==> flow/design.v <==
module buck_v1_0 #(
  parameter model_data_width = 25,
  parameter model_decimal_width = 16
)(
  input aclk, 
  input resetn, 
  input clock_enable,
  input pwm, 
  input signed [model_data_width-1:0] input_voltage,
  input signed [model_data_width-1:0] period_inductor,
  input signed [model_data_width-1:0] period_capacitor,
  input signed [model_data_width-1:0] inverse_resistor,
  output reg signed [model_data_width-1:0] inductor_current,
  output signed [model_data_width-1:0] capacitor_current,
  output signed [model_data_width-1:0] output_current,
  output reg signed [model_data_width-1:0] output_voltage  
);
  wire signed [model_data_width-1:0] voltage_diff;  
  wire signed [(model_data_width*2)-1:0] voltage_diff_intl_2width;  
  wire signed [model_data_width-1:0] voltage_diff_intl;  
  wire signed [(model_data_width*2)-1:0] capacitor_current_intc_2width;  
  wire signed [model_data_width-1:0] capacitor_current_intc;  
  wire signed [(model_data_width*2)-1:0] output_current_2width;  
  assign voltage_diff = pwm? input_voltage - output_voltage: -output_voltage;
  assign voltage_diff_intl_2width = voltage_diff * period_inductor;
  assign voltage_diff_intl = voltage_diff_intl_2width >>> model_decimal_width;
  always @(posedge aclk)
    if (!resetn)
      inductor_current <= 0;
    else 
      if (clock_enable)
        inductor_current <= inductor_current + voltage_diff_intl;
  assign capacitor_current = inductor_current - output_current;
  assign capacitor_current_intc_2width = capacitor_current * period_capacitor;
  assign capacitor_current_intc = capacitor_current_intc_2width >>> model_decimal_width;
  always @(posedge aclk)
    if (!resetn)
      output_voltage <= 0;
    else 
      if (clock_enable)
        output_voltage <= output_voltage + capacitor_current_intc;
  assign output_current_2width = output_voltage * inverse_resistor;
  assign output_current = output_current_2width >>> model_decimal_width;
endmodule
make LEC_CHECK=0 CAP_MARGIN=0 CELL_PAD_IN_SITES_GLOBAL_PLACEMENT=1 CORE_MARGIN=2 CORE_UTILIZATION=54 CTS_CLUSTER_DIAMETER=235 CTS_CLUSTER_SIZE=100 GPL_ROUTABILITY_DRIVEN=0 MIN_ROUTING_LAYER=met1 PLACE_DENSITY_LB_ADDON=0.16 SLEW_MARGIN=20 TNS_END_PERCENT=10 finish   # period 19.4 ns
run.sh (not shown) runs the stock make flow with config.mk's settings and CLKGATE_MAP_FILE=.
The starting point completed and failed the layout checks on negative setup slack.
Rerun with:
- ABC_AREA: default -> 1
- CORE_ASPECT_RATIO: default -> 0.5
- CTS_CLUSTER_DIAMETER: 235 -> 253
- CTS_CLUSTER_SIZE: 100 -> default
- TNS_END_PERCENT: 10 -> 95
Effect: With this change the flow completed with no timing, DRC or antenna violations. Clock-buffer cell count drops by 1. Via count climbs by about 16%. Cell area climbs by about 3.5%. Global-route usage climbs by 4.9 points.
Rerun with:
- ABC_AREA: 1 -> default
- CAP_MARGIN: 0 -> 20
- CELL_PAD_IN_SITES_GLOBAL_PLACEMENT: 1 -> default
- CORE_ASPECT_RATIO: 0.5 -> default
- CORE_UTILIZATION: 54 -> 40
- CTS_CLUSTER_DIAMETER: 253 -> default
- GPL_ROUTABILITY_DRIVEN: 0 -> default
- MIN_ROUTING_LAYER: met1 -> default
- PLACE_DENSITY_LB_ADDON: 0.16 -> default
- TNS_END_PERCENT: 95 -> default
- clock period: 19.4 -> 28.0 ns (I/O delays scaled with it)
=> The new run went through all stages and came out clean. Utilization is lower by 18 points. Count of clock-buffer cells in the layout is unchanged. Synthesized cell count is lower by 16%. Final area is lower by 8.7%. Worst hold slack degrades by 0.15 ns. Via count is lower by 17%. Worst setup slack improves by 2.3 ns. Cell count is lower by 13%. Register-to-register slack improves by 5.0 ns.
Rerun with:
- CORE_UTILIZATION: 40 -> 68
- CTS_CLUSTER_DIAMETER: default -> 364
- CTS_CLUSTER_SIZE: default -> 41
- clock period: 28.0 -> 17.2 ns (I/O delays scaled with it)
After rerunning: Now the flow finished but failed the layout checks on negative setup slack; wire length drops by 4.0%; critical path depth climbs by 4; clock skew drops by 0.0050 ns; global-route usage climbs by 15 points.

* * *

Starts from the design.v that is shown in full above.
make LEC_CHECK=0 ABC_AREA=1 CAP_MARGIN=0 CELL_PAD_IN_SITES_DETAIL_PLACEMENT=2 CELL_PAD_IN_SITES_GLOBAL_PLACEMENT=2 CORE_MARGIN=4 CORE_UTILIZATION=54 CTS_CLUSTER_DIAMETER=297 GPL_ROUTABILITY_DRIVEN=1 GPL_TIMING_DRIVEN=0 HOLD_SLACK_MARGIN=0.19 MAX_ROUTING_LAYER=met4 MIN_ROUTING_LAYER=met1 PLACE_DENSITY_LB_ADDON=0.16 SETUP_SLACK_MARGIN=0.93 SLEW_MARGIN=20 TNS_END_PERCENT=80 finish   # period 18.6 ns
The first run failed in global placement, error FLW-0024.
Change:
==> flow/config.mk (replaced) <==
export PLATFORM = sky130hd
export DESIGN_NAME = buck_v1_0
export DESIGN_NICKNAME = buck_v1_0
export VERILOG_FILES = /design/flow/design.v
export SDC_FILE = /design/flow/constraint.sdc
export NUM_CORES = 4
export LEC_CHECK = 0
export ABC_AREA = 1
export CAP_MARGIN = 0
export CELL_PAD_IN_SITES_GLOBAL_PLACEMENT = 0
export CORE_MARGIN = 2
export CORE_UTILIZATION = 71
export CTS_CLUSTER_SIZE = 45
export GPL_ROUTABILITY_DRIVEN = 1
export MAX_ROUTING_LAYER = met4
export MIN_ROUTING_LAYER = met1
export PLACE_DENSITY = 0.61
export SLEW_MARGIN = 20
export TNS_END_PERCENT = 95
==> flow/constraint.sdc (replaced) <==
create_clock -name core_clock -period 14.2 [get_ports {aclk}]
set_input_delay 2.8400 -clock core_clock [delete_from_list [all_inputs] [get_ports {aclk}]]
set_output_delay 2.8400 -clock core_clock [all_outputs]
set_load 0.01 [all_outputs]
Result:
- Now the flow ran to the end with violations: setup timing
- area after synthesis is unchanged
- die size went down by 25%
- synthesized cell count does not change

* * *

== run 1 ==
Starts from the design.v that is shown in full above.
export LEC_CHECK = 0
export CAP_MARGIN = 20
export CORE_MARGIN = 2
export CORE_UTILIZATION = 72
export CTS_CLUSTER_DIAMETER = 155
export MAX_ROUTING_LAYER = met4
export SLEW_MARGIN = 20
create_clock -name core_clock -period 18.3 [get_ports {aclk}]
The flow completed for run 1, but it is not clean: the layout still shows setup timing.
> inputs changed (run 1 -> run 2)
Settings: CTS_CLUSTER_DIAMETER removed (was 155); MAX_ROUTING_LAYER removed (was met4); CORE_UTILIZATION changed from 72 to 65; the clock period (ns, I/O delays scaled along) changed from 18.3 to 25.4.
Looking at the reports, run 2 completed the entire flow and the layout it produced met the timing, DRC and antenna checks.
Comparing run 2 and run 1, setup total negative slack is higher on run 2.
Run 1 has a higher routing usage on met2 than run 2.
Run 2 — violation count after the first detailed-route iteration about 16% lower, run 1 as reference
Higher number of clock buffer instances in the layout was reported by run 2, not run 1.
Run 2 vs run 1: global-route usage down in run 2
Side by side, number of cells on the critical path turned out lower in run 2 than in run 1.
Sort run 2 and run 1 by worst-case setup margin in the final layout asc -> top: run 1
Compared with run 1, in run 2 synthesized cell count closely matched the old numbers, cell area decreased by about 8% relative to the old numbers, number of antenna violations at the first check in global routing decreased by 2 relative to the old numbers.
